<file path="flow/run.sh">
#!/bin/bash
# the make line also repeats each setting of config.mk as NAME=value (left out here)
make -C /OpenROAD-flow-scripts/flow DESIGN_CONFIG=/design/flow/config.mk WORK_HOME=/design/flow/orfs CLKGATE_MAP_FILE= finish
</file>
<file path="flow/config.mk">
export PLATFORM = sky130hd
export DESIGN_NAME = Runner2048
export DESIGN_NICKNAME = Runner2048
export VERILOG_FILES = /design/flow/design.v
export SDC_FILE = /design/flow/constraint.sdc
export NUM_CORES = 4
export LEC_CHECK = 0
export ABC_AREA = 1
export CAP_MARGIN = 20
export CORE_MARGIN = 2
export CORE_UTILIZATION = 68
export CTS_CLUSTER_SIZE = 15
export SLEW_MARGIN = 20
export TNS_END_PERCENT = 5
</file>
<file path="flow/constraint.sdc">
create_clock -name core_clock -period 15.5 [get_ports {board_clk}]
set_input_delay 3.1000 -clock core_clock [delete_from_list [all_inputs] [get_ports {board_clk}]]
set_output_delay 3.1000 -clock core_clock [all_outputs]
set_load 0.01 [all_outputs]
</file>
<file path="flow/design.v">
module clock_converter(board_clk, rst, clk, ce);
input board_clk, rst;
output reg clk;
output ce;
reg a;
always@(posedge board_clk or posedge rst)
	begin
		if (rst)
			begin
				a <= 1'b0;
				clk <= 1'b0;
			end
		else
			begin
				a <= ~a;
				clk <= a;
			end
	end
assign ce = a;
endmodule
module VGA_Controller(board_clk, rst, ce, xCount, yCount, ScreenArea, hsync, vsync, blank_n);
input board_clk, rst, ce;
output reg [9:0]xCount, yCount; 
output reg ScreenArea;  
output hsync, vsync, blank_n;
reg p_hSync, p_vSync; 
localparam [9:0] porchHF = 10'd640;  
localparam [9:0] syncH = 10'd655; 
localparam [9:0] porchHB = 10'd747;  
localparam [9:0] maxH = 10'd793;  
localparam [9:0] porchVF = 10'd480;  
localparam [9:0] syncV = 10'd490;  
localparam [9:0] porchVB = 10'd492;  
localparam [9:0] maxV = 10'd525;  
always@(posedge board_clk or posedge rst)
	begin
		if (rst)
			xCount <= 10'd0;
		else if (ce)
			begin
				if(xCount == maxH)
					xCount <= 10'd0;
				else
					xCount <= xCount + 10'd1;
			end
	end
always@(posedge board_clk or posedge rst)
	begin
		if (rst)
			yCount <= 10'd0;
		else if (ce)
			begin
				if(xCount == maxH)
					begin
						if(yCount == maxV)
							yCount <= 10'd0;
						else
							yCount <= yCount + 10'd1;
					end
			end
	end
always@(posedge board_clk or posedge rst)  
	begin
		if (rst)
			ScreenArea <= 1'b0;
		else if (ce)
			ScreenArea <= ((xCount < porchHF) && (yCount < porchVF)); 
	end
always@(posedge board_clk or posedge rst)  
	begin
		if (rst)
			begin
				p_hSync <= 1'b0;
				p_vSync <= 1'b0;
			end
		else if (ce)
			begin
				p_hSync <= ((xCount >= syncH) && (xCount < porchHB)); 
				p_vSync <= ((yCount >= syncV) && (yCount < porchVB)); 
			end
	end
assign vsync = ~p_vSync; 
assign hsync = ~p_hSync;
assign blank_n = ScreenArea;
endmodule
module blocks(board_clk, rst, ce, xCount, yCount, block);
input board_clk, rst, ce;
input [9:0]xCount;
input [9:0]yCount;
output reg [15:0]block;
localparam [9:0] COL0 = 10'd50, COL1 = 10'd175, COL2 = 10'd300, COL3 = 10'd425;
localparam [9:0] ROW0 = 10'd50, ROW1 = 10'd150, ROW2 = 10'd250, ROW3 = 10'd350;
always@(posedge board_clk or posedge rst) 
	begin
		if (rst)
			block <= 16'd0;
		else if (ce)
			begin
				block[0] <= (xCount > COL0 && xCount < (COL0 + 10'd125)) && (yCount > ROW0 && yCount < (ROW0 + 10'd100));
				block[1] <= (xCount > COL1 && xCount < (COL1 + 10'd125)) && (yCount > ROW0 && yCount < (ROW0 + 10'd100));
				block[2] <= (xCount > COL2 && xCount < (COL2 + 10'd125)) && (yCount > ROW0 && yCount < (ROW0 + 10'd100));
				block[3] <= (xCount > COL3 && xCount < (COL3 + 10'd125)) && (yCount > ROW0 && yCount < (ROW0 + 10'd100));
				block[4] <= (xCount > COL0 && xCount < (COL0 + 10'd125)) && (yCount > ROW1 && yCount < (ROW1 + 10'd100));
				block[5] <= (xCount > COL1 && xCount < (COL1 + 10'd125)) && (yCount > ROW1 && yCount < (ROW1 + 10'd100));
				block[6] <= (xCount > COL2 && xCount < (COL2 + 10'd125)) && (yCount > ROW1 && yCount < (ROW1 + 10'd100));
				block[7] <= (xCount > COL3 && xCount < (COL3 + 10'd125)) && (yCount > ROW1 && yCount < (ROW1 + 10'd100));
				block[8] <= (xCount > COL0 && xCount < (COL0 + 10'd125)) && (yCount > ROW2 && yCount < (ROW2 + 10'd100));
				block[9] <= (xCount > COL1 && xCount < (COL1 + 10'd125)) && (yCount > ROW2 && yCount < (ROW2 + 10'd100));
				block[10] <= (xCount > COL2 && xCount < (COL2 + 10'd125)) && (yCount > ROW2 && yCount < (ROW2 + 10'd100));
				block[11] <= (xCount > COL3 && xCount < (COL3 + 10'd125)) && (yCount > ROW2 && yCount < (ROW2 + 10'd100));
				block[12] <= (xCount > COL0 && xCount < (COL0 + 10'd125)) && (yCount > ROW3 && yCount < (ROW3 + 10'd100));
				block[13] <= (xCount > COL1 && xCount < (COL1 + 10'd125)) && (yCount > ROW3 && yCount < (ROW3 + 10'd100));
				block[14] <= (xCount > COL2 && xCount < (COL2 + 10'd125)) && (yCount > ROW3 && yCount < (ROW3 + 10'd100));
				block[15] <= (xCount > COL3 && xCount < (COL3 + 10'd125)) && (yCount > ROW3 && yCount < (ROW3 + 10'd100));
			end
	end
endmodule
module Runner2048 (board_clk, VGA_R, VGA_G, VGA_B, hsync, vsync, clk, blank_n, rst, inputnums);
input board_clk, rst; 
input [3:0] inputnums; 
output hsync, vsync, clk, blank_n;
wire ce;  
clock_converter clocks(board_clk, rst, clk, ce);  
wire [9:0] xCount; 
wire [9:0] yCount;
wire ScreenArea;
VGA_Controller VGA(board_clk, rst, ce, xCount, yCount, ScreenArea, hsync, vsync, blank_n);
output reg [7:0]VGA_R, VGA_G, VGA_B;
reg R;
reg G;
reg B;
reg Rn, Gn, Bn;  
wire game_over;
wire win;
wire game_over_text = 1'b0;  
wire win_text = 1'b0;  
reg [11:0] row0[3:0];
reg [11:0] row1[3:0];
reg [11:0] row2[3:0];
reg [11:0] row3[3:0];
assign game_over = ((row0[0] !== row0[1]) && (row0[0] !== row1[0]) && (row0[1] !== row1[1]) && (row0[1] !== row0[2]) &&(row0[2] !== row1[2]) &&
	(row0[2] !== row0[3]) && (row0[3] !== row1[3]) && (row1[0] !== row1[1]) && (row1[0] !== row2[0]) && (row1[1] !== row2[1]) && 
	(row1[1] !== row1[2]) && (row1[2] !== row1[3]) && (row1[2] !== row2[2]) && (row1[3] !== row2[3]) && (row2[0] !== row2[1]) && 
	(row2[0] !== row3[0]) && (row2[1] !== row2[2]) && (row2[1] !== row3[1]) && (row2[2] !== row3[2]) && (row2[2] !== row2[3]) && 
	(row2[3] !== row3[3]) && (row3[0] !== row3[1]) && (row3[1] !== row3[2]) && (row3[2] !== row3[3])&&(row0[0] !== 0)&&
	(row0[1] !== 0)&&(row0[2] !== 0)&&(row0[3] !== 0)&&(row1[0] !== 0)&&(row1[1] !== 0)
	&&(row1[2] !== 0)&&(row1[3] !== 0)&&(row2[0] !== 0)&&(row2[1] !== 0)&&(row2[2] !== 0)
	&&(row2[3] !== 0)&&(row3[0] !== 0)&&(row3[1] !== 0)&&(row3[2] !== 0)&&(row3[3] !== 0));
assign win = ((row0[0] == 256) || (row0[1] == 256) || (row0[2] == 256) || (row0[3] == 256) || (row1[0] == 256) || (row1[1] == 256) || (row1[2] == 256) || (row1[3] == 256) || 
(row2[0] == 256) || (row2[1] == 256) || (row2[2] == 256) || (row2[3] == 256) || (row3[0] == 256) || (row3[1] == 256) || (row3[2] == 256) || (row3[3] == 256));
wire [15:0] squares1;
blocks bloc(board_clk, rst, ce, xCount,yCount,squares1);
reg [15:0]squares;
integer i;
integer a;
always @(posedge board_clk or posedge rst)
	begin
		if (rst)
			squares <= 16'd0;
		else if (ce)
			squares <= squares1;
	end
always @(*)
	begin
		if (game_over == 1'b0)
			begin
				if (win == 1'b0)
					begin
						Rn = 1'b0;
						Gn = 1'b0;
						Bn = 1'b0;
						for (i = 0; i < 4; i = i + 1) begin
							if(row0[i] == 0) begin
								Rn = Rn || squares[i];
								Gn = Gn || squares[i];
								Bn = Bn || squares[i];
							end
							else if(row0[i] == 2) begin
								Rn = Rn || squares[i];
							end
							else if(row0[i] == 4) begin
								Bn = Bn || squares[i];
							end
							else if(row0[i] == 8) begin
								Gn = Gn || squares[i];
							end
							else if(row0[i] == 16) begin
								Rn = Rn || squares[i];
								Bn = Bn || squares[i];
							end
							else if(row0[i] == 32) begin
								Rn = Rn || squares[i];
								Gn = Gn || squares[i];
							end
							else if(row0[i] == 64) begin
								Bn = Bn || squares[i];
								Gn = Gn || squares[i];
							end
							else if(row0[i] == 128) begin
								Bn = Bn;
								Gn = Gn;
								Rn = Rn;
							end
						end   
						i = 0;
						for (i = 0; i < 4; i = i + 1) begin
							if(row1[i] == 0) begin
								Rn = Rn || squares[i + 4];
								Gn = Gn || squares[i + 4];
								Bn = Bn || squares[i + 4];
							end
							else if(row1[i] == 2) begin
								Rn = Rn || squares[i + 4];
							end
							else if(row1[i] == 4) begin
								Bn = Bn || squares[i + 4];
							end
							else if(row1[i] == 8) begin
								Gn = Gn || squares[i + 4];
							end
							else if(row1[i] == 16) begin
								Rn = Rn || squares[i + 4];
								Bn = Bn || squares[i + 4];
							end
							else if(row1[i] == 32) begin
								Rn = Rn || squares[i + 4];
								Gn = Gn || squares[i + 4];
							end
							else if(row1[i] == 64) begin
								Bn = Bn || squares[i + 4];
								Gn = Gn || squares[i + 4];
							end
							else if(row1[i] == 128) begin
								Bn = Bn;
								Gn = Gn;
								Rn = Rn;
							end
						end   
						for (i = 0; i < 4; i = i + 1) begin
							if(row2[i] == 0) begin
								Rn = Rn || squares[i + 8];
								Gn = Gn || squares[i + 8];
								Bn = Bn || squares[i + 8];
							end
							else if(row2[i] == 2) begin
								Rn = Rn || squares[i + 8];
							end
							else if(row2[i] == 4) begin
								Bn = Bn || squares[i + 8];
							end
							else if(row2[i] == 8) begin
								Gn = Gn || squares[i + 8];
							end
							else if(row2[i] == 16) begin
								Rn = Rn || squares[i + 8];
								Bn = Bn || squares[i + 8];
							end
							else if(row2[i] == 32) begin
								Rn = Rn || squares[i + 8];
								Gn = Gn || squares[i + 8];
							end
							else if(row2[i] == 64) begin
								Bn = Bn || squares[i + 8];
								Gn = Gn || squares[i + 8];
							end
							else if(row2[i] == 128) begin
								Bn = Bn;
								Gn = Gn;
								Rn = Rn;
							end
						end   
						for (i = 0; i < 4; i = i + 1) begin
							if(row3[i] == 0) begin
								Rn = Rn || squares[i + 12];
								Gn = Gn || squares[i + 12];
								Bn = Bn || squares[i + 12];
							end
							else if(row3[i] == 2) begin
								Rn = Rn || squares[i + 12];
							end
							else if(row3[i] == 4) begin
								Bn = Bn || squares[i + 12];
							end
							else if(row3[i] == 8) begin
								Gn = Gn || squares[i + 12];
							end
							else if(row3[i] == 16) begin
								Rn = Rn || squares[i + 12];
								Bn = Bn || squares[i + 12];
							end
							else if(row3[i] == 32) begin
								Rn = Rn || squares[i + 12];
								Gn = Gn || squares[i + 12];
							end
							else if(row3[i] == 64) begin
								Bn = Bn || squares[i + 12];
								Gn = Gn || squares[i + 12];
							end
							else if(row3[i] == 128) begin
								Bn = Bn;
								Gn = Gn;
								Rn = Rn;
							end
						end   
					end
				else
					begin
						Rn = 1'b0;
						Gn = ScreenArea & !win_text;
						Bn = 1'b0;
					end
			end
		else
			begin
				Rn = ScreenArea & !game_over_text;
				Gn = 1'b0;
				Bn = 1'b0;
			end
	end
always @(posedge board_clk or posedge rst)
	begin
		if (rst)
			begin
				R <= 1'b0;
				G <= 1'b0;
				B <= 1'b0;
			end
		else if (ce)
			begin
				R <= Rn;
				G <= Gn;
				B <= Bn;
			end
	end
reg [2:0] state;
reg [3:0] NS;
reg [3:0] inputnumbers;
reg ran;  
reg terminate;  
reg terminate_q;  
parameter START = 3'b000,
          MOVEUP = 3'b001,
          MOVEDOWN = 3'b010,
          MOVELEFT = 3'b011,
          MOVERIGHT = 3'b100,
			 REVERSETRANSLATE = 3'b101,
			 CHECK = 3'b111; 
reg [11:0] vert0[3:0];
reg [11:0] vert1[3:0];
reg [11:0] vert2[3:0];
reg [11:0] vert3[3:0];
always @ (posedge board_clk, posedge rst) 
	begin 
	if(rst)  begin 
	row0[0] <= 12'd0; 
	row0[1] <= 12'd0; 
	row0[2] <= 12'd0; 
	row0[3] <= 12'd0; 
	row1[0] <= 12'd0; 
	row1[1] <= 12'd0; 
	row1[2] <= 12'd0; 
	row1[3] <= 12'd0; 
	row2[0] <= 12'd0; 
	row2[1] <= 12'd0; 
	row2[2] <= 12'd0; 
	row2[3] <= 12'd0; 
	row3[0] <= 12'd0; 
	row3[1] <= 12'd0; 
	row3[2] <= 12'd0; 
	row3[3] <= 12'd0; 
	ran = 0;
	terminate = 0;
	terminate_q <= 1'b0;
	NS <= START;
 vert0[0] <= 12'd0;  
			  vert0[1] <= 12'd0; 
			  vert0[2] <= 12'd0; 
			  vert0[3] <= 12'd0; 
			  vert1[0] <= 12'd0; 
			  vert1[1] <= 12'd0; 
			  vert1[2] <= 12'd0; 
			  vert1[3] <= 12'd0; 
			  vert2[0] <= 12'd0; 
			  vert2[1] <= 12'd0; 
			  vert2[2] <= 12'd0; 
			  vert2[3] <= 12'd0; 
			  vert3[0] <= 12'd0; 
			  vert3[1] <= 12'd0; 
			  vert3[2] <= 12'd0; 
			  vert3[3] <= 12'd0; 
	end 
	else begin 
	ran = 0;
	terminate = terminate_q;
	case (state) 
		START: begin 
			case(inputnums)
				4'b0111: begin 
					NS <= MOVEUP;
					end 
				4'b1011: begin 
					NS <= MOVEDOWN;
					end 
				4'b1101: begin 
					NS <= MOVELEFT;
					end 
				4'b1110: begin 
				   NS <= MOVERIGHT;
					end 
				default: begin 
				    vert0[0] <= row0[0]; 
			  vert0[1] <= row1[0];
			  vert0[2] <= row2[0];
			  vert0[3] <= row3[0];
			  vert1[0] <= row0[1];
			  vert1[1] <= row1[1];
			  vert1[2] <= row2[1];
			  vert1[3] <= row3[1];
			  vert2[0] <= row0[2];
			  vert2[1] <= row1[2];
			  vert2[2] <= row2[2];
			  vert2[3] <= row3[2];
			  vert3[0] <= row0[3];
			  vert3[1] <= row1[3];
			  vert3[2] <= row2[3];
			  vert3[3] <= row3[3];
					ran = 0;
					NS <= START; 
					terminate = 0;
					end 
				endcase
		   end 
		REVERSETRANSLATE: begin 
			row0[0] <= vert0[0];
			row0[1] <= vert1[0]; 
			row0[2] <= vert2[0]; 
			row0[3] <= vert3[0]; 
			row1[0] <= vert0[1];
			row1[1] <= vert1[1]; 
			row1[2] <= vert2[1]; 
			row1[3] <= vert3[1]; 
			row2[0] <= vert0[2]; 
			row2[1] <= vert1[2]; 
			row2[2] <= vert2[2]; 
			row2[3] <= vert3[2]; 
			row3[0] <= vert0[3]; 
			row3[1] <= vert1[3]; 
			row3[2] <= vert2[3]; 
			row3[3] <= vert3[3]; 
			 terminate = 0;
			NS <= CHECK; 
		end 
		MOVEUP: begin 
						for (a = 0; a < 3; a = a + 1) begin
						  if (((vert0[a] == 12'd0) || (vert0[a] == vert0[a + 1]))&&!(vert0[a] + vert0[a+1] == 12'd0)&&!(terminate)) begin
							 vert0[a] <= vert0[a] + vert0[a + 1];
							 vert0[a + 1] <= 12'd0;
							 ran = 1;
							 terminate  = 1;
						  end
						  end 
						for (a = 0; a < 3; a = a + 1) begin
						  if (((vert1[a] == 12'd0) || (vert1[a] == vert1[a + 1]))&&!(vert1[a] + vert1[a+1] == 12'd0)&&!(terminate) ) begin
							 vert1[a] <= vert1[a] + vert1[a + 1];
							 vert1[a + 1] <= 12'd0;
							 ran = 1;
							 terminate = 1;
						  end
						 end 
						 for (a = 0; a < 3; a = a + 1) begin
						  if (((vert2[a] == 12'd0) || (vert2[a] == vert2[a + 1]))&&!(vert2[a] + vert2[a+1] == 12'd0)&&!(terminate) ) begin
							 vert2[a] <= vert2[a] + vert2[a + 1];
							 vert2[a + 1] <= 12'd0;
							 ran = 1;
							 terminate = 1;
						  end
						 end 
						 for (a = 0; a < 3; a = a + 1) begin
						  if (((vert3[a] == 12'd0) || (vert3[a] == vert3[a + 1]))&&!(vert3[a] + vert3[a+1] == 12'd0)&&!(terminate)) begin
							 vert3[a] <= vert3[a] + vert3[a + 1];
							 vert3[a + 1] <= 12'd0;
							 ran = 1;
							 terminate = 1;
						  end
						 end 
						if(ran == 1) begin 
						 NS <= MOVEUP; 
						 ran = 0;
						 terminate = 0;
						 end 
						 else begin 
						  terminate = 0;
						 NS <= REVERSETRANSLATE;
						end 
		end 
		MOVEDOWN: begin 
		   for (a = 3; a > 0; a = a - 1) begin
			 if (((vert0[a] == 12'd0) || (vert0[a] == vert0[a - 1])) && !(vert0[a] + vert0[a - 1] == 12'd0) && !(terminate)) begin
				vert0[a] <= vert0[a] + vert0[a - 1];
				vert0[a - 1] <= 12'd0;
				ran = 1;
				terminate = 1;
			 end
		  end
		  for (a = 3; a > 0; a = a - 1) begin
			 if (((vert1[a] == 12'd0) || (vert1[a] == vert1[a - 1])) && !(vert1[a] + vert1[a - 1] == 12'd0) && !(terminate)) begin
				vert1[a] <= vert1[a] + vert1[a - 1];
				vert1[a - 1] <= 12'd0;
				ran = 1;
				terminate = 1;
			 end
		  end
		  for (a = 3; a > 0; a = a - 1) begin
			 if (((vert2[a] == 12'd0) || (vert2[a] == vert2[a - 1])) && !(vert2[a] + vert2[a - 1] == 12'd0) && !(terminate)) begin
				vert2[a] <= vert2[a] + vert2[a - 1];
				vert2[a - 1] <= 12'd0;
				ran = 1;
				terminate = 1;
			 end
		  end
		  for (a = 3; a > 0; a = a - 1) begin
			 if (((vert3[a] == 12'd0) || (vert3[a] == vert3[a - 1])) && !(vert3[a] + vert3[a - 1] == 12'd0) && !(terminate)) begin
				vert3[a] <= vert3[a] + vert3[a - 1];
				vert3[a - 1] <= 12'd0;
				ran = 1;
				terminate = 1;
			 end
		  end
		  if(ran == 1) begin 
			 NS <= MOVEDOWN;
			 ran = 0;
			 terminate = 0;
		  end else begin
			 NS <= REVERSETRANSLATE;
			 terminate = 0;
		  end
		end
		MOVELEFT: begin
						for (a = 0; a < 3; a = a + 1) begin
						  if (((row0[a] == 12'd0) || (row0[a] == row0[a + 1]))&&!(row0[a] + row0[a+1] == 12'd0)&&!(terminate)) begin
							 row0[a] <= row0[a] + row0[a + 1];
							 row0[a + 1] <= 12'd0;
							 ran = 1;
							 terminate  = 1;
						  end
						  end 
						for (a = 0; a < 3; a = a + 1) begin
						  if (((row1[a] == 12'd0) || (row1[a] == row1[a + 1]))&&!(row1[a] + row1[a+1] == 12'd0)&&!(terminate) ) begin
							 row1[a] <= row1[a] + row1[a + 1];
							 row1[a + 1] <= 12'd0;
							 ran = 1;
							 terminate = 1;
						  end
						 end 
						 for (a = 0; a < 3; a = a + 1) begin
						  if (((row2[a] == 12'd0) || (row2[a] == row2[a + 1]))&&!(row2[a] + row2[a+1] == 12'd0)&&!(terminate) ) begin
							 row2[a] <= row2[a] + row2[a + 1];
							 row2[a + 1] <= 12'd0;
							 ran = 1;
							 terminate = 1;
						  end
						 end 
						 for (a = 0; a < 3; a = a + 1) begin
						  if (((row3[a] == 12'd0) || (row3[a] == row3[a + 1]))&&!(row3[a] + row3[a+1] == 12'd0)&&!(terminate)) begin
							 row3[a] <= row3[a] + row3[a + 1];
							 row3[a + 1] <= 12'd0;
							 ran = 1;
							 terminate = 1;
						  end
						 end 
						if(ran == 1) begin 
						 NS <= MOVELEFT; 
						 ran = 0;
						 terminate = 0;
						 end 
						 else begin 
						  terminate = 0;
						 NS <= CHECK;
						end 
		end
		MOVERIGHT: begin
		  for (a = 3; a > 0; a = a - 1) begin
			 if (((row0[a] == 12'd0) || (row0[a] == row0[a - 1])) && !(row0[a] + row0[a - 1] == 12'd0) && !(terminate)) begin
				row0[a] <= row0[a] + row0[a - 1];
				row0[a - 1] <= 12'd0;
				ran = 1;
				terminate = 1;
			 end
		  end
		  for (a = 3; a > 0; a = a - 1) begin
			 if (((row1[a] == 12'd0) || (row1[a] == row1[a - 1])) && !(row1[a] + row1[a - 1] == 12'd0) && !(terminate)) begin
				row1[a] <= row1[a] + row1[a - 1];
				row1[a - 1] <= 12'd0;
				ran = 1;
				terminate = 1;
			 end
		  end
		  for (a = 3; a > 0; a = a - 1) begin
			 if (((row2[a] == 12'd0) || (row2[a] == row2[a - 1])) && !(row2[a] + row2[a - 1] == 12'd0) && !(terminate)) begin
				row2[a] <= row2[a] + row2[a - 1];
				row2[a - 1] <= 12'd0;
				ran = 1;
				terminate = 1;
			 end
		  end
		  for (a = 3; a > 0; a = a - 1) begin
			 if (((row3[a] == 12'd0) || (row3[a] == row3[a - 1])) && !(row3[a] + row3[a - 1] == 12'd0) && !(terminate)) begin
				row3[a] <= row3[a] + row3[a - 1];
				row3[a - 1] <= 12'd0;
				ran = 1;
				terminate = 1;
			 end
		  end
		  if(ran == 1) begin 
			 NS <= MOVERIGHT;
			 ran = 0;
			 terminate = 0;
		  end else begin
			 NS <= CHECK;
			 terminate = 0;
		  end
		end
		CHECK: begin
		if( inputnums == 4'b1111) begin 
			if(row0[0] == 0 || row0[1] == 0 || row0[2] == 0 || row0[3] == 0) begin
				for (a = 0; a < 4; a = a + 1) begin
						  if ((row0[a] == 0) && !(terminate)) begin
							row0[a] <= 12'd2;;
							terminate = 1;
						  end
				 end 
				 NS <= START; 
			end 
			else if(row1[0] == 0 || row1[1] == 0 || row1[2] == 0 || row1[3] == 0) begin
				for (a = 0; a < 4; a = a + 1) begin
						  if ((row1[a] == 0) && !(terminate)) begin
							row1[a] <= 12'd2;;
							terminate = 1;
						  end
				 end 
				 NS <= START; 
			end 
			else if(row2[0] == 0 || row2[1] == 0 || row2[2] == 0 || row2[3] == 0) begin
				for (a = 0; a < 4; a = a + 1) begin
						  if ((row2[a] == 0) && !(terminate)) begin
							row2[a] <= 12'd2;;
							terminate = 1;
						  end
				 end 
				 NS <= START; 
			end 
			else if(row3[0] == 0 || row3[1] == 0 || row3[2] == 0 || row3[3] == 0) begin
				for (a = 0; a < 4; a = a + 1) begin
						  if ((row3[a] == 0) && !(terminate)) begin
							row3[a] <= 12'd2;
							terminate = 1;
						  end
				 end
				NS <= START; 
			end 
			else begin 
			NS <= START;
		end 
		end 
		else 
		begin 
		NS<= CHECK;
		end
		end
	endcase 
	terminate_q <= terminate;
	end 
	end 
always @ (posedge board_clk, posedge rst) 
	begin 
	if(rst)  begin 
	state <= START;
	end 
	else begin 
	state <= NS; 
	end 
	end 
always @ (posedge board_clk or posedge rst)
	begin
		if (rst)
			begin
				VGA_R <= 8'd0;
				VGA_G <= 8'd0;
				VGA_B <= 8'd0;
			end
		else if (ce)
			begin
				VGA_R <= {8{R}};
				VGA_G <= {8{G}};
				VGA_B <= {8{B}};
			end
	end 
endmodule
</file>
==> results.txt, run 1 <==
Library cell used as clock root buffer - sky130_fd_sc_hd__clkbuf_16
Number of warnings in the stage logs - 33
Simple-gate share of the synthesized area - 0.340
Count of instantiated cells in the yosys netlist - 6964
Core box area - 65900 µm²
Final Slew Violations - 0
Post-CTS setup buffer count - 0
Number of enable-type register cells in the synthesized netlist - 0
Cell depth of the worst min-delay path - 0
Layout net count - 7153
Number of synthesis warnings - 12
Worst Hold End - state[2]
Mux frac, synth - 0.00546
Met1 Usage GRT - 0.692
Synthesized area - 45400 µm²
Global-route track usage on met2 - 0.773
Post-detailed-placement half-perimeter wirelength - 153000 µm
Fp_density - 0.689
H-tree depth - 2
Sequential cell area - 11400 µm²
Remaining routing DRC violations - 0
Source of the critical timing path - row0[2][0]
Floorplan die area - 68800 µm²
Predominant post-synthesis flop cell - sky130_fd_sc_hd__dfrtp_1
Global routing's busiest layer - met2
Cell Type Count - 77
Buffer levels on the longest clock path - 3
RSZ-0062 raised after global routing - no
CTS Buf Count - 53
Sequential area share after synthesis - 0.250
Max-cap viol count - 0
Depth of the most critical reg-to-reg path - 23
Top cells by area - sky130_fd_sc_hd__dfrtp_1 (25%), sky130_fd_sc_hd__nand2_1 (15%), sky130_fd_sc_hd__ha_1 (7.5%), sky130_fd_sc_hd__inv_1 (7.3%), sky130_fd_sc_hd__nand3_1 (5.8%)
Via count of the first global-routing pass - 49254
Number of logic stages on the critical path including buffering - 23
Die width - 262 µm
Initial antenna violation count - 16
Register clock-pin slew on the reported worst setup and hold paths - 0.07 ns
Slew at the pin closest to its max-slew limit - 1.25 ns
XOR-XNOR Cells, Area Fraction - 0.0566
# resized after CTS - 0
Capture point of the critical path - row3[1][11]
Hold buffer count at CTS - 0
Count of non-filler cells in the finished layout - 7770
Routed via count divided by cell count - 7.05
Most frequent cells after synthesis - sky130_fd_sc_hd__nand2_1 (1781), sky130_fd_sc_hd__inv_1 (882), sky130_fd_sc_hd__nor2_1 (547), sky130_fd_sc_hd__nand3_1 (529), sky130_fd_sc_hd__dfrtp_1 (454)
Clk ins delay skew pair - 0.68 ns
Number of cells in the design after placement - 7657
Final routed wirelength across all metal layers - 203000 µm
Capture instance of the worst register-to-register path - row3[1][11]
Delay of the slowest cell on the worst path - 0.96 ns
Number of placed I/O pins - 34
Shortest clock period the worst path allows after layout - 6.05 ns
Fillcell total - 5425
Critical R2R Launch - row0[2][0]
Comb area - 29600 µm²
Post-Layout Inst Area - 48000 µm²
Dominant combinational cell family by area after synthesis - simple AND/OR/NAND/NOR gates
GRT Overall Usage - 0.564
Post-Syn Area per Cell - 6.51 µm²
Count of buffering cells on the critical path with inverters included - 3
Worst Path Required - 16.09 ns
Pin count of the biggest net entering global routing - 81
Num rows - 94
Final worst-path cycle share - 0.390
Routed len/inst - 26.1 µm
Count of final hold-check violations - 0
GP Congestion - 1.21
Dominant delay contributor by cell family on the critical path - simple AND/OR/NAND/NOR gates
Met3 usage in global routing - 0.262
Nets in the synthesized netlist - 7265
Hold WS - 0.381 ns
Wire length of the first global-routing pass - 298000 µm
Synthesized instance count - 6964
Initial drt markers - 10050
Area growth syn-to-layout - 5.73%
Sort of element at the end of the critical path - flip-flop
Worst Hold Launch - NS[2]
Height of the die - 262 µm
Max-Slew Margin vs Limit - 0.161
Critical-path cell with the highest stage delay - sky130_fd_sc_hd__dfrtp_1
Count of endpoints failing setup in the final report - 0
Sink count of the clock tree - 454
Most instantiated library cell after synthesis - sky130_fd_sc_hd__nand2_1
Hold Path Class - flip-flop to flip-flop
Proportion of register bits with asynchronous set or reset after synthesis - 1.00
Run status - finished clean
Achievable Freq - 165 MHz
Top cell type by total area after synthesis - sky130_fd_sc_hd__dfrtp_1
CTS tree - built
Number of iterations in the first detailed-routing pass - 16
Share of synthesized cell area in and-or and or-and compound cells - 0.163
Maximum fanout encountered on the critical timing path - 13
Final ANT Viol Nets - 0
Gr ovfl total - 0
Startpoint kind of the worst setup timing path - flip-flop
Worst clock skew on the final layout - 0.0556 ns
Critical-path cell list - ha_1 -> fa_1 -> inv_1 -> nand2_1 -> a21oi_1 -> nand3_1 -> nor2_1 -> nand3_1 -> nor2_1 -> nand3_1 -> nand2_1 -> nand3_1 -> nor2_2 -> nand4_2 -> nor2_4 -> nand4_1 -> nor2_1 -> inv_1 -> nand2_1 -> nand3_2 -> inv_2 -> nand2_1 -> nand2_1
Vias - 54740
Arrival time at the worst endpoint - 6.64 ns
Adder share - 0.0853
Synth top area share - 0.250
Total cell area reported by yosys after synthesis - 45400 µm²
Synthesized flop and latch total - 454
Most frequent cell on the critical path - sky130_fd_sc_hd__nand2_1
FF-to-FF setup slack - 9.45 ns
Number of buffer cells added on primary ports - 33
Total placed instance area - 46000 µm²
Category of the critical setup timing path - flip-flop to flip-flop
Aggregate negative setup slack - 0 ns
per-stage QoR:
stage | worst slack [ns] | util
after CTS | 9.80 | 0.726
after global placement | 9.26 | 0.699
after detailed placement | 9.18 | 0.699
final | 9.45 | 0.728
after floorplan | 6.26 | -
after global routing | 9.51 | 0.728
layer usage:
metal | part of all wire | up-vias
met2 | 0.38 | 5168
met3 | 0.19 | 1627
met4 | 0.099 | 24
met1 | 0.34 | 24478
li1 | - | 23443
met5 | 0.0020 | -
cell type report:
type / instances / area share
multi-input combinational: 5354 / 0.616
sequential: 454 / 0.237
inverter: 913 / 0.0715
clock buffer: 69 / 0.0304
tap: 864 / 0.0225
timing repair buffer: 76 / 0.0143
clock inverter: 26 / 0.00717
antenna: 14 / 0.000730
==> run 2, diff against run 1 <==
ABC_AREA = 0   (was 1)
CORE_UTILIZATION = 63   (was 68)
CTS_CLUSTER_SIZE = 55   (was 15)
MAX_ROUTING_LAYER = met4   (was not set)
MIN_ROUTING_LAYER = met2   (was not set)
PLACE_DENSITY_LB_ADDON = 0.21   (was not set)
TNS_END_PERCENT = not set   (was 5)
clock period = 6.25 ns   (was 15.5 ns; I/O delays follow)
==> results.txt, run 2 <==
Floorplan die area - 71600 µm²
Share of synthesized cell area in and-or and or-and compound cells - 0.242
Synthesized instance count - 5127
Run status - did not finish
Library cell used as clock root buffer - sky130_fd_sc_hd__clkbuf_16
Adder share - 0.0921
Synthesized flop and latch total - 454
Cell Type Count - 103
Post-Syn Area per Cell - 8.54 µm²
H-tree depth - 2
Dominant combinational cell family by area after synthesis - AND-OR/OR-AND gates
Count of instantiated cells in the yosys netlist - 5127
XOR-XNOR Cells, Area Fraction - 0.0760
Total cell area reported by yosys after synthesis - 43800 µm²
Most instantiated library cell after synthesis - sky130_fd_sc_hd__dfrtp_1
Nets in the synthesized netlist - 5428
Total placed instance area - 45200 µm²
Number of buffer cells added on primary ports - 33
Top cells by area - sky130_fd_sc_hd__dfrtp_1 (26%), sky130_fd_sc_hd__mux2_2 (8.4%), sky130_fd_sc_hd__ha_1 (7.7%), sky130_fd_sc_hd__xnor2_1 (4.0%), sky130_fd_sc_hd__o21ai_0 (3.8%)
Proportion of register bits with asynchronous set or reset after synthesis - 1.00
GP Congestion - 1.37
Number of placed I/O pins - 34
Simple-gate share of the synthesized area - 0.187
Buffer levels on the longest clock path - 3
CTS Buf Count - 55
Most frequent cells after synthesis - sky130_fd_sc_hd__dfrtp_1 (454), sky130_fd_sc_hd__nand2_1 (374), sky130_fd_sc_hd__o21ai_0 (335), sky130_fd_sc_hd__mux2_2 (326), sky130_fd_sc_hd__nor2_1 (272)
Mux frac, synth - 0.0963
Num rows - 96
Gr ovfl total - 1039
Post-CTS setup buffer count - 0
Height of the die - 268 µm
Hold buffer count at CTS - 0
Number of enable-type register cells in the synthesized netlist - 0
Error message - [ERROR GRT-0116] Global routing finished with congestion. Check the congestion regions in the DRC Viewer.
Predominant post-synthesis flop cell - sky130_fd_sc_hd__dfrtp_1
GRT Overall Usage - 0.905
Die width - 268 µm
# resized after CTS - 0
Sink count of the clock tree - 454
Synth top area share - 0.259
Stage at which the run stopped - 5_1_grt
Top cell type by total area after synthesis - sky130_fd_sc_hd__dfrtp_1
Sequential area share after synthesis - 0.259
Core box area - 68700 µm²
Synthesized area - 43800 µm²
Fp_density - 0.637
Number of synthesis warnings - 12
Post-detailed-placement half-perimeter wirelength - 142000 µm
run 2: metal layers:
metal / GRT usage / overflow
met3: 1.00 / 776
met1: - / -
met5: - / -
met2: 0.909 / 136
met4: 0.734 / 127
run 2: stage by stage:
step | instances | hold WS (ns) | worst slack, ns | util
after floorplan | 5127 | 0.354 | -1.14 | -
after global placement | 5921 | 0.357 | 0.839 | 0.658
after detailed placement | 5921 | 0.365 | 0.812 | 0.658
after CTS | 6020 | 0.378 | 0.781 | 0.686
==> run 3, diff against run 2 <==
ABC_AREA = not set   (was 0)
CORE_UTILIZATION = 70   (was 63)
CTS_CLUSTER_SIZE = 30   (was 55)
MAX_ROUTING_LAYER = not set   (was met4)
MIN_ROUTING_LAYER = not set   (was met2)
PLACE_DENSITY = 0.64   (was not set)
PLACE_DENSITY_LB_ADDON = not set   (was 0.21)
SETUP_SLACK_MARGIN = 1.22   (was not set)
clock period = 4.82 ns   (was 6.25 ns; I/O delays follow)
==> results.txt, run 3 <==
Dominant combinational cell family by area after synthesis - AND-OR/OR-AND gates
Number of buffer cells added on primary ports - 33
Most instantiated library cell after synthesis - sky130_fd_sc_hd__dfrtp_1
Total cell area reported by yosys after synthesis - 43800 µm²
H-tree depth - 2
Number of enable-type register cells in the synthesized netlist - 0
Run status - did not finish
Core box area - 61800 µm²
Hold buffer count at CTS - 0
Number of synthesis warnings - 12
Synthesized area - 43800 µm²
Gr ovfl total - 223
Num rows - 91
Most frequent cells after synthesis - sky130_fd_sc_hd__dfrtp_1 (454), sky130_fd_sc_hd__nand2_1 (374), sky130_fd_sc_hd__o21ai_0 (335), sky130_fd_sc_hd__mux2_2 (326), sky130_fd_sc_hd__nor2_1 (272)
Sink count of the clock tree - 454
Height of the die - 254 µm
Mux frac, synth - 0.0963
XOR-XNOR Cells, Area Fraction - 0.0760
Post-detailed-placement half-perimeter wirelength - 141000 µm
Simple-gate share of the synthesized area - 0.187
GRT Overall Usage - 0.809
Fp_density - 0.708
GP Congestion - 1.18
Proportion of register bits with asynchronous set or reset after synthesis - 1.00
Die width - 254 µm
Synthesized flop and latch total - 454
Nets in the synthesized netlist - 5428
Synthesized instance count - 5127
Post-Syn Area per Cell - 8.54 µm²
Top cell type by total area after synthesis - sky130_fd_sc_hd__dfrtp_1
Share of synthesized cell area in and-or and or-and compound cells - 0.242
Error message - [ERROR GRT-0232] Routing congestion too high. Check the congestion heatmap in the GUI.
Predominant post-synthesis flop cell - sky130_fd_sc_hd__dfrtp_1
Sequential area share after synthesis - 0.259
Total placed instance area - 48000 µm²
Number of placed I/O pins - 34
Top cells by area - sky130_fd_sc_hd__dfrtp_1 (26%), sky130_fd_sc_hd__mux2_2 (8.4%), sky130_fd_sc_hd__ha_1 (7.7%), sky130_fd_sc_hd__xnor2_1 (4.0%), sky130_fd_sc_hd__o21ai_0 (3.8%)
Buffer levels on the longest clock path - 3
CTS Buf Count - 52
Library cell used as clock root buffer - sky130_fd_sc_hd__clkbuf_16
Count of instantiated cells in the yosys netlist - 5127
Synth top area share - 0.259
Adder share - 0.0921
Cell Type Count - 103
Stage at which the run stopped - 5_1_grt
Place WS - 0.151 ns
Floorplan die area - 64600 µm²
## run 3: per-layer routing
metal,track usage,overflow
met5,0.337,1
met4,0.795,116
met3,0.691,9
met2,0.944,94
met1,0.820,3
## run 3: per-stage QoR
step | std cells | util | hold WS [ns]
2_1_floorplan | 5127 | - | 0.354
3_5_place_dp | 6048 | 0.776 | 0.361
4_1_cts | 6363 | 0.875 | 0.373
3_3_place_gp | 6048 | 0.776 | 0.356
## run 3: what timing repair did
| item | 4_1_cts |
|---|---|
| pin swaps | 164 |
| buffers inserted | 190 |
| endpoints found under the hold margin | 0 |
| endpoints found under the setup margin | 390 |
| cloned | 32 |
| resized | 631 |
==> run 4, diff against run 3 <==
ABC_AREA = 1   (was not set)
CORE_UTILIZATION = 61   (was 70)
CTS_CLUSTER_SIZE = not set   (was 30)
PLACE_DENSITY = not set   (was 0.64)
SETUP_SLACK_MARGIN = not set   (was 1.22)
clock period = 16.6 ns   (was 4.82 ns; I/O delays follow)
==> results.txt, run 4 <==
Number of buffer cells added on primary ports - 33
Final worst-path cycle share - 0.375
RSZ-0062 raised after global routing - no
Max-Slew Margin vs Limit - 0.236
Gr ovfl total - 0
Die width - 277 µm
Register clock-pin slew on the reported worst setup and hold paths - 0.06 ns
Final Slew Violations - 0
Wire length of the first global-routing pass - 293000 µm
Top cell type by total area after synthesis - sky130_fd_sc_hd__dfrtp_1
Hold Path Class - flip-flop to flip-flop
Remaining routing DRC violations - 0
Number of synthesis warnings - 12
Initial drt markers - 8448
Worst Path Required - 17.13 ns
XOR-XNOR Cells, Area Fraction - 0.0566
Height of the die - 277 µm
Synthesized instance count - 6964
Final ANT Viol Nets - 0
Worst Hold Launch - NS[2]
Count of non-filler cells in the finished layout - 7855
Number of iterations in the first detailed-routing pass - 9
Via count of the first global-routing pass - 48125
Hold WS - 0.389 ns
Source of the critical timing path - inputnums[2]
Post-CTS setup buffer count - 0
Capture instance of the worst register-to-register path - vert3[1][2]
Final routed wirelength across all metal layers - 196000 µm
Capture point of the critical path - vert2[0][7]
Critical-path cell list - clkdlybuf4s50_1 -> nand2_1 -> nor3_1 -> nor2_1 -> nand3_1 -> nand3_1 -> nand2_1 -> clkinv_1 -> buf_4 -> nand3_1 -> clkinv_1 -> nand2_1 -> o21ai_0
Depth of the most critical reg-to-reg path - 21
Number of cells in the design after placement - 7748
Most instantiated library cell after synthesis - sky130_fd_sc_hd__nand2_1
Nets in the synthesized netlist - 7265
Category of the critical setup timing path - input pin to flip-flop
Slew at the pin closest to its max-slew limit - 1.13 ns
Delay of the slowest cell on the worst path - 0.53 ns
Mux frac, synth - 0.00546
Post-route core utilization - 0.654
Count of buffering cells on the critical path with inverters included - 4
Startpoint kind of the worst setup timing path - input pin
Critical R2R Launch - vert1[1][0]
Simple-gate share of the synthesized area - 0.340
Synthesized area - 45400 µm²
H-tree depth - 2
Critical-path cell with the highest stage delay - sky130_fd_sc_hd__nand2_1
Fp_density - 0.619
Achievable Freq - 161 MHz
Number of enable-type register cells in the synthesized netlist - 0
Sequential area share after synthesis - 0.250
Top cells by area - sky130_fd_sc_hd__dfrtp_1 (25%), sky130_fd_sc_hd__nand2_1 (15%), sky130_fd_sc_hd__ha_1 (7.5%), sky130_fd_sc_hd__inv_1 (7.3%), sky130_fd_sc_hd__nand3_1 (5.8%)
Sink count of the clock tree - 454
Pin count of the biggest net entering global routing - 170
Run status - finished clean
GP Congestion - 1.10
Most frequent cells after synthesis - sky130_fd_sc_hd__nand2_1 (1781), sky130_fd_sc_hd__inv_1 (882), sky130_fd_sc_hd__nor2_1 (547), sky130_fd_sc_hd__nand3_1 (529), sky130_fd_sc_hd__dfrtp_1 (454)
Routed via count divided by cell count - 6.69
Dominant combinational cell family by area after synthesis - simple AND/OR/NAND/NOR gates
Share of synthesized cell area in and-or and or-and compound cells - 0.163
Routed len/inst - 24.9 µm
# resized after CTS - 0
Count of instantiated cells in the yosys netlist - 6964
Synth top area share - 0.250
Count of final hold-check violations - 0
Buffer levels on the longest clock path - 3
Vias - 52524
Proportion of register bits with asynchronous set or reset after synthesis - 1.00
Maximum fanout encountered on the critical timing path - 15
Post-Syn Area per Cell - 6.51 µm²
Worst Hold End - state[2]
Clk ins delay skew pair - 0.66 ns
Area growth syn-to-layout - 5.80%
Initial antenna violation count - 7
Arrival time at the worst endpoint - 6.75 ns
Dominant delay contributor by cell family on the critical path - simple AND/OR/NAND/NOR gates
Total cell area reported by yosys after synthesis - 45400 µm²
Adder share - 0.0853
Aggregate negative setup slack - 0 ns
Layout net count - 7147
Number of warnings in the stage logs - 39
Cell depth of the worst min-delay path - 0
Library cell used as clock root buffer - sky130_fd_sc_hd__clkbuf_16
Number of logic stages on the critical path including buffering - 13
Shortest clock period the worst path allows after layout - 6.23 ns
Max-cap viol count - 0
Synthesized flop and latch total - 454
CTS Buf Count - 55
Cell Type Count - 77
GRT Overall Usage - 0.496
Hold buffer count at CTS - 0
Core box area - 73300 µm²
Number of placed I/O pins - 34
Worst clock skew on the final layout - 0.0363 ns
FF-to-FF setup slack - 11.35 ns
Sort of element at the end of the critical path - flip-flop
Num rows - 99
Count of endpoints failing setup in the final report - 0
CTS tree - built
Post-detailed-placement half-perimeter wirelength - 149000 µm
Floorplan die area - 76600 µm²
Predominant post-synthesis flop cell - sky130_fd_sc_hd__dfrtp_1
## run 4: layout make-up
cell class | instances | area [µm²]
multi-input cells | 5354 | 29500
inverters | 913 | 3430
fillers | 6711 | 25300
diodes | 8 | 20.0
flip-flops and latches | 454 | 11400
repair buffers | 68 | 606
clock buffers | 75 | 1550
clock inverters | 24 | 272
well taps | 959 | 1200
## run 4: layer usage
metal,global-route usage,part of all wire
met2,0.714,0.40
met1,0.644,0.36
met5,0,0.000077
met4,0.302,0.076
met3,0.164,0.16
## run 4: through the flow
stage | instance area [µm²] | setup WS (ns)
2_1_floorplan | 45400 | 0.625
3_3_place_gp | 46100 | 10.05
3_5_place_dp | 46100 | 9.90
4_1_cts | 48000 | 10.55
5_1_grt | 48000 | 10.22
6_report | 48000 | 10.37
==> run 5, diff against run 4 <==
ABC_AREA = not set   (was 1)
CAP_MARGIN = 5   (was 20)
CELL_PAD_IN_SITES_DETAIL_PLACEMENT = 2   (was not set)
CELL_PAD_IN_SITES_GLOBAL_PLACEMENT = 1   (was not set)
CORE_UTILIZATION = 40   (was 61)
CTS_CLUSTER_DIAMETER = 106   (was not set)
GPL_ROUTABILITY_DRIVEN = 0   (was not set)
GPL_TIMING_DRIVEN = 0   (was not set)
HOLD_SLACK_MARGIN = 0.23   (was not set)
MAX_ROUTING_LAYER = met4   (was not set)
MIN_ROUTING_LAYER = met2   (was not set)
SETUP_SLACK_MARGIN = 2.13   (was not set)
SLEW_MARGIN = 40   (was 20)
TNS_END_PERCENT = 40   (was not set)
clock period = 20.0 ns   (was 16.6 ns; I/O delays follow)
==> results.txt, run 5 <==
Die width - 335 µm
Error message - [ERROR GRT-0116] Global routing finished with congestion. Check the congestion regions in the DRC Viewer.
Most instantiated library cell after synthesis - sky130_fd_sc_hd__dfrtp_1
Most frequent cells after synthesis - sky130_fd_sc_hd__dfrtp_1 (454), sky130_fd_sc_hd__nand2_1 (374), sky130_fd_sc_hd__o21ai_0 (335), sky130_fd_sc_hd__mux2_2 (326), sky130_fd_sc_hd__nor2_1 (272)
Synth top area share - 0.259
Run status - did not finish
Synthesized instance count - 5127
Top cell type by total area after synthesis - sky130_fd_sc_hd__dfrtp_1
Core box area - 109000 µm²
# resized after CTS - 0
Sink count of the clock tree - 454
Number of synthesis warnings - 12
Buffer levels on the longest clock path - 3
Cell Type Count - 103
Share of synthesized cell area in and-or and or-and compound cells - 0.242
Synthesized flop and latch total - 454
Stage at which the run stopped - 5_1_grt
Gr ovfl total - 196
Count of instantiated cells in the yosys netlist - 5127
GRT Overall Usage - 0.724
Floorplan die area - 112000 µm²
XOR-XNOR Cells, Area Fraction - 0.0760
Number of cells in the design after placement - 6586
Post-detailed-placement half-perimeter wirelength - 188000 µm
Dominant combinational cell family by area after synthesis - AND-OR/OR-AND gates
Place WS - 12.11 ns
Number of buffer cells added on primary ports - 30
Mux frac, synth - 0.0963
Simple-gate share of the synthesized area - 0.187
Total cell area reported by yosys after synthesis - 43800 µm²
Number of placed I/O pins - 34
CTS Buf Count - 60
H-tree depth - 2
Sequential area share after synthesis - 0.259
Height of the die - 335 µm
Number of enable-type register cells in the synthesized netlist - 0
Post-Syn Area per Cell - 8.54 µm²
Proportion of register bits with asynchronous set or reset after synthesis - 1.00
Adder share - 0.0921
Num rows - 121
Top cells by area - sky130_fd_sc_hd__dfrtp_1 (26%), sky130_fd_sc_hd__mux2_2 (8.4%), sky130_fd_sc_hd__ha_1 (7.7%), sky130_fd_sc_hd__xnor2_1 (4.0%), sky130_fd_sc_hd__o21ai_0 (3.8%)
Hold buffer count at CTS - 0
Nets in the synthesized netlist - 5428
Library cell used as clock root buffer - sky130_fd_sc_hd__clkbuf_16
Synthesized area - 43800 µm²
Post-CTS setup buffer count - 0
Fp_density - 0.403
Predominant post-synthesis flop cell - sky130_fd_sc_hd__dfrtp_1
## run 5: metrics by stage
| stage | instance area, µm² | TNS [ns] |
|---|---|---|
| 2_1_floorplan | 43800 | 0 |
| 3_3_place_gp | 45900 | -1823.92 |
| 3_5_place_dp | 46500 | 0 |
| 4_1_cts | 48600 | 0 |
## run 5: metal layers
metal,track usage,overflow
met5,-,-
met4,0.423,1
met3,0.828,191
met2,0.785,4
met1,-,-
==> run 6, diff against run 5 <==
CAP_MARGIN = 20   (was 5)
CELL_PAD_IN_SITES_DETAIL_PLACEMENT = not set   (was 2)
CELL_PAD_IN_SITES_GLOBAL_PLACEMENT = not set   (was 1)
CORE_ASPECT_RATIO = 0.63   (was not set)
CORE_MARGIN = 7   (was 2)
CORE_UTILIZATION = 70   (was 40)
CTS_CLUSTER_DIAMETER = 256   (was 106)
GPL_ROUTABILITY_DRIVEN = not set   (was 0)
GPL_TIMING_DRIVEN = not set   (was 0)
HOLD_SLACK_MARGIN = not set   (was 0.23)
MAX_ROUTING_LAYER = met5   (was met4)
MIN_ROUTING_LAYER = not set   (was met2)
PLACE_DENSITY_LB_ADDON = 0.03   (was not set)
SETUP_SLACK_MARGIN = -0.31   (was 2.13)
SLEW_MARGIN = 20   (was 40)
TNS_END_PERCENT = 5   (was 40)
clock period = 10.2 ns   (was 20.0 ns; I/O delays follow)
==> results.txt, run 6 <==
Area growth syn-to-layout - 5.41%
# resized after CTS - 0
Cell depth of the worst min-delay path - 0
Fp_density - 0.711
Register clock-pin slew on the reported worst setup and hold paths - 0.07 ns
Die width - 329 µm
Hold Path Class - flip-flop to flip-flop
Post-Layout Inst Area - 46200 µm²
Met1 Usage GRT - 0.683
Post-route core utilization - 0.749
Synth top area share - 0.259
Buffer levels on the longest clock path - 3
Floorplan die area - 69900 µm²
Worst Hold End - state[1]
Adder share - 0.0921
Remaining routing DRC violations - 0
GP Congestion - 1.20
Dominant combinational cell family by area after synthesis - AND-OR/OR-AND gates
Initial antenna violation count - 12
Number of enable-type register cells in the synthesized netlist - 0
Proportion of register bits with asynchronous set or reset after synthesis - 1.00
Nets in the synthesized netlist - 5428
Vias - 47338
Synthesized area - 43800 µm²
Total cell area reported by yosys after synthesis - 43800 µm²
Simple-gate share of the synthesized area - 0.187
Most instantiated library cell after synthesis - sky130_fd_sc_hd__dfrtp_1
Count of instantiated cells in the yosys netlist - 5127
Max-Slew Margin vs Limit - 0.104
Via count of the first global-routing pass - 42814
Most frequent cells after synthesis - sky130_fd_sc_hd__dfrtp_1 (454), sky130_fd_sc_hd__nand2_1 (374), sky130_fd_sc_hd__o21ai_0 (335), sky130_fd_sc_hd__mux2_2 (326), sky130_fd_sc_hd__nor2_1 (272)
Category of the critical setup timing path - flip-flop to flip-flop
Number of logic stages on the critical path including buffering - 13
CTS Buf Count - 47
Count of buffering cells on the critical path with inverters included - 0
Routed len/inst - 32.5 µm
Wire length of the first global-routing pass - 275000 µm
Achievable Freq - 151 MHz
Delay of the slowest cell on the worst path - 0.92 ns
Number of iterations in the first detailed-routing pass - 13
Worst clock skew on the final layout - 0.0287 ns
Depth of the most critical reg-to-reg path - 13
Max-cap viol count - 0
Sink count of the clock tree - 454
Num rows - 72
Cell Type Count - 103
XOR-XNOR Cells, Area Fraction - 0.0760
CTS tree - built
Synthesized instance count - 5127
Core box area - 61600 µm²
Count of final hold-check violations - 0
Global-route track usage on met2 - 0.646
Number of warnings in the stage logs - 43
Sort of element at the end of the critical path - flip-flop
Hold WS - 0.387 ns
Layout net count - 5250
Number of synthesis warnings - 12
RSZ-0062 raised after global routing - no
Capture instance of the worst register-to-register path - vert3[2][10]
Pin count of the biggest net entering global routing - 159
Sequential area share after synthesis - 0.259
Mux frac, synth - 0.0963
Critical-path cell with the highest stage delay - sky130_fd_sc_hd__nor3b_1
Clk ins delay skew pair - 0.66 ns
Critical-path cell list - ha_1 -> fa_1 -> a211oi_1 -> o211ai_1 -> a41oi_1 -> xnor2_1 -> or3_1 -> o31ai_1 -> nand3_1 -> nor3b_1 -> a21oi_1 -> a211oi_2 -> mux2_2
Capture point of the critical path - vert3[2][10]
Post-CTS setup buffer count - 0
Critical R2R Launch - vert0[2][0]
Worst Path Required - 10.74 ns
Post-Syn Area per Cell - 8.54 µm²
Final Slew Violations - 0
H-tree depth - 2
Total placed instance area - 44400 µm²
Number of placed I/O pins - 34
Maximum fanout encountered on the critical timing path - 12
Shortest clock period the worst path allows after layout - 6.62 ns
Synthesized flop and latch total - 454
Predominant post-synthesis flop cell - sky130_fd_sc_hd__dfrtp_1
Aggregate negative setup slack - 0 ns
Hold buffer count at CTS - 0
Share of synthesized cell area in and-or and or-and compound cells - 0.242
Source of the critical timing path - vert0[2][0]
Gr ovfl total - 0
Initial drt markers - 8798
Routed via count divided by cell count - 8.14
Slew at the pin closest to its max-slew limit - 1.33 ns
Top cell type by total area after synthesis - sky130_fd_sc_hd__dfrtp_1
Count of endpoints failing setup in the final report - 0
Met3 usage in global routing - 0.337
Global routing's busiest layer - met1
GRT Overall Usage - 0.514
Library cell used as clock root buffer - sky130_fd_sc_hd__clkbuf_16
Post-detailed-placement half-perimeter wirelength - 140000 µm
Final routed wirelength across all metal layers - 189000 µm
Dominant delay contributor by cell family on the critical path - AND-OR/OR-AND gates
Final ANT Viol Nets - 0
Number of buffer cells added on primary ports - 33
Top cells by area - sky130_fd_sc_hd__dfrtp_1 (26%), sky130_fd_sc_hd__mux2_2 (8.4%), sky130_fd_sc_hd__ha_1 (7.7%), sky130_fd_sc_hd__xnor2_1 (4.0%), sky130_fd_sc_hd__o21ai_0 (3.8%)
FF-to-FF setup slack - 3.58 ns
Height of the die - 213 µm
Run status - finished clean
Startpoint kind of the worst setup timing path - flip-flop
Worst Hold Launch - NS[1]
Final worst-path cycle share - 0.649
Arrival time at the worst endpoint - 7.16 ns
run 6: final cells by class:
type	instances	area, µm²
clock buffer	58	1280
antenna	15	37.5
inverter	198	747
fill	4451	15500
multi-input combinational	4156	30500
sequential	454	11400
tap	814	1020
clock inverter	28	354
timing repair buffer	92	811
run 6: metrics by stage:
stage,worst slack [ns],instances
final,3.58,5815
after global routing,3.57,5801
after CTS,3.90,5800
after detailed placement,4.01,5714
after global placement,4.21,5714
after floorplan,2.02,5127
run 6: layer usage:
metal / up-vias / part of all wire
li1: 19236 / -
met1: 22216 / 0.37
met2: 4846 / 0.36
met3: 1013 / 0.22
met4: 27 / 0.054
met5: - / 0.0032
==> run 7, diff against run 6 <==
CORE_ASPECT_RATIO = not set   (was 0.63)
CORE_MARGIN = 2   (was 7)
CTS_CLUSTER_DIAMETER = not set   (was 256)
MAX_ROUTING_LAYER = not set   (was met5)
PLACE_DENSITY_LB_ADDON = not set   (was 0.03)
SETUP_SLACK_MARGIN = -0.25   (was -0.31)
TNS_END_PERCENT = not set   (was 5)
clock period = 4.13 ns   (was 10.2 ns; I/O delays follow)
==> results.txt, run 7 <==
Height of the die - 254 µm
GP Congestion - 1.19
Simple-gate share of the synthesized area - 0.187
H-tree depth - 2
Run status - did not finish
Most instantiated library cell after synthesis - sky130_fd_sc_hd__dfrtp_1
Number of enable-type register cells in the synthesized netlist - 0
GRT Overall Usage - 0.741
Number of placed I/O pins - 34
Predominant post-synthesis flop cell - sky130_fd_sc_hd__dfrtp_1
Number of synthesis warnings - 12
Nets in the synthesized netlist - 5428
Post-detailed-placement half-perimeter wirelength - 152000 µm
Synth top area share - 0.259
Die width - 254 µm
Core box area - 61800 µm²
Num rows - 91
Synthesized area - 43800 µm²
Adder share - 0.0921
Buffer levels on the longest clock path - 3
Total cell area reported by yosys after synthesis - 43800 µm²
Cell Type Count - 103
Proportion of register bits with asynchronous set or reset after synthesis - 1.00
Hold buffer count at CTS - 0
Mux frac, synth - 0.0963
Stage at which the run stopped - 5_1_grt
Dominant combinational cell family by area after synthesis - AND-OR/OR-AND gates
Sink count of the clock tree - 454
Synthesized flop and latch total - 454
Top cells by area - sky130_fd_sc_hd__dfrtp_1 (26%), sky130_fd_sc_hd__mux2_2 (8.4%), sky130_fd_sc_hd__ha_1 (7.7%), sky130_fd_sc_hd__xnor2_1 (4.0%), sky130_fd_sc_hd__o21ai_0 (3.8%)
XOR-XNOR Cells, Area Fraction - 0.0760
Gr ovfl total - 9
Synthesized instance count - 5127
Most frequent cells after synthesis - sky130_fd_sc_hd__dfrtp_1 (454), sky130_fd_sc_hd__nand2_1 (374), sky130_fd_sc_hd__o21ai_0 (335), sky130_fd_sc_hd__mux2_2 (326), sky130_fd_sc_hd__nor2_1 (272)
CTS Buf Count - 52
Library cell used as clock root buffer - sky130_fd_sc_hd__clkbuf_16
Fp_density - 0.708
Floorplan die area - 64600 µm²
Sequential area share after synthesis - 0.259
Number of buffer cells added on primary ports - 33
Share of synthesized cell area in and-or and or-and compound cells - 0.242
Count of instantiated cells in the yosys netlist - 5127
Error message - [ERROR GRT-0232] Routing congestion too high. Check the congestion heatmap in the GUI.
Top cell type by total area after synthesis - sky130_fd_sc_hd__dfrtp_1
Post-Syn Area per Cell - 8.54 µm²
==> run 7: timing repair <==
action | 4_1_cts
cloned | 4
endpoints found under the setup margin | 231
pin swaps | 46
gates resized | 92
hold endpoints to repair | 0
setup buffers | 32
==> run 7: metal layers <==
layer / global-route usage / overflow
met5: 0.278 / 0
met3: 0.567 / 0
met4: 0.690 / 2
met2: 0.909 / 7
met1: 0.771 / 0
==> run 7: stage by stage <==
stage / TNS [ns] / cell area, µm² / hold WS, ns / worst slack [ns] / std cells
floorplan: -1313.96 / 43900 / 0.354 / -2.84 / 5127
global placement: -73.35 / 52800 / 0.359 / -0.603 / 6819
detailed placement: -112.55 / 52800 / 0.363 / -0.704 / 6819
CTS: -44.39 / 55100 / 0.376 / -0.306 / 6941
==> run 8, diff against run 7 <==
ABC_AREA = 1   (was not set)
CAP_MARGIN = 5   (was 20)
CELL_PAD_IN_SITES_DETAIL_PLACEMENT = 2   (was not set)
CELL_PAD_IN_SITES_GLOBAL_PLACEMENT = 1   (was not set)
CORE_ASPECT_RATIO = 0.64   (was not set)
CORE_UTILIZATION = 40   (was 70)
CTS_CLUSTER_DIAMETER = 334   (was not set)
GPL_ROUTABILITY_DRIVEN = 1   (was not set)
GPL_TIMING_DRIVEN = 1   (was not set)
HOLD_SLACK_MARGIN = 0.23   (was not set)
MAX_ROUTING_LAYER = met5   (was not set)
MIN_ROUTING_LAYER = met2   (was not set)
SETUP_SLACK_MARGIN = 2.13   (was -0.25)
SLEW_MARGIN = 40   (was 20)
TNS_END_PERCENT = 40   (was not set)
clock period = 20.0 ns   (was 4.13 ns; I/O delays follow)
==> results.txt, run 8 <==
Simple-gate share of the synthesized area - 0.340
Num rows - 98
GRT Overall Usage - 0.946
XOR-XNOR Cells, Area Fraction - 0.0566
Top cells by area - sky130_fd_sc_hd__dfrtp_1 (25%), sky130_fd_sc_hd__nand2_1 (15%), sky130_fd_sc_hd__ha_1 (7.5%), sky130_fd_sc_hd__inv_1 (7.3%), sky130_fd_sc_hd__nand3_1 (5.8%)
Number of buffer cells added on primary ports - 33
Mux frac, synth - 0.00546
Fp_density - 0.405
GP Congestion - 1.19
Synth top area share - 0.250
Core box area - 112000 µm²
Synthesized flop and latch total - 454
Error message - [ERROR GRT-0116] Global routing finished with congestion. Check the congestion regions in the DRC Viewer.
Die width - 425 µm
Run status - did not finish
H-tree depth - 2
Synthesized instance count - 6964
Number of cells in the design after placement - 8314
Synthesized area - 45400 µm²
Stage at which the run stopped - 5_1_grt
Cell Type Count - 77
Number of synthesis warnings - 12
Place WS - 11.58 ns
Count of instantiated cells in the yosys netlist - 6964
Most frequent cells after synthesis - sky130_fd_sc_hd__nand2_1 (1781), sky130_fd_sc_hd__inv_1 (882), sky130_fd_sc_hd__nor2_1 (547), sky130_fd_sc_hd__nand3_1 (529), sky130_fd_sc_hd__dfrtp_1 (454)
Most instantiated library cell after synthesis - sky130_fd_sc_hd__nand2_1
Post-Syn Area per Cell - 6.51 µm²
Predominant post-synthesis flop cell - sky130_fd_sc_hd__dfrtp_1
Post-detailed-placement half-perimeter wirelength - 235000 µm
Sink count of the clock tree - 454
Height of the die - 273 µm
CTS Buf Count - 54
Number of placed I/O pins - 34
Share of synthesized cell area in and-or and or-and compound cells - 0.163
Floorplan die area - 116000 µm²
Gr ovfl total - 2314
Top cell type by total area after synthesis - sky130_fd_sc_hd__dfrtp_1
Dominant combinational cell family by area after synthesis - simple AND/OR/NAND/NOR gates
Library cell used as clock root buffer - sky130_fd_sc_hd__clkbuf_16
Post-CTS setup buffer count - 0
Sequential area share after synthesis - 0.250
Number of enable-type register cells in the synthesized netlist - 0
Buffer levels on the longest clock path - 3
# resized after CTS - 0
Proportion of register bits with asynchronous set or reset after synthesis - 1.00
Hold buffer count at CTS - 0
Adder share - 0.0853
Nets in the synthesized netlist - 7265
Total cell area reported by yosys after synthesis - 45400 µm²
==> run 8: stage by stage <==
| step | area [µm²] | utilization |
|---|---|---|
| after floorplan | 45400 | - |
| after global placement | 47000 | 0.419 |
| after detailed placement | 47100 | 0.420 |
| after CTS | 49000 | 0.438 |
==> run 8: routing by layer <==
layer / GRT overflow / track usage
met5: 280 / 0.985
met4: 153 / 0.777
met3: 1722 / 1.06
met2: 159 / 0.933
met1: - / -
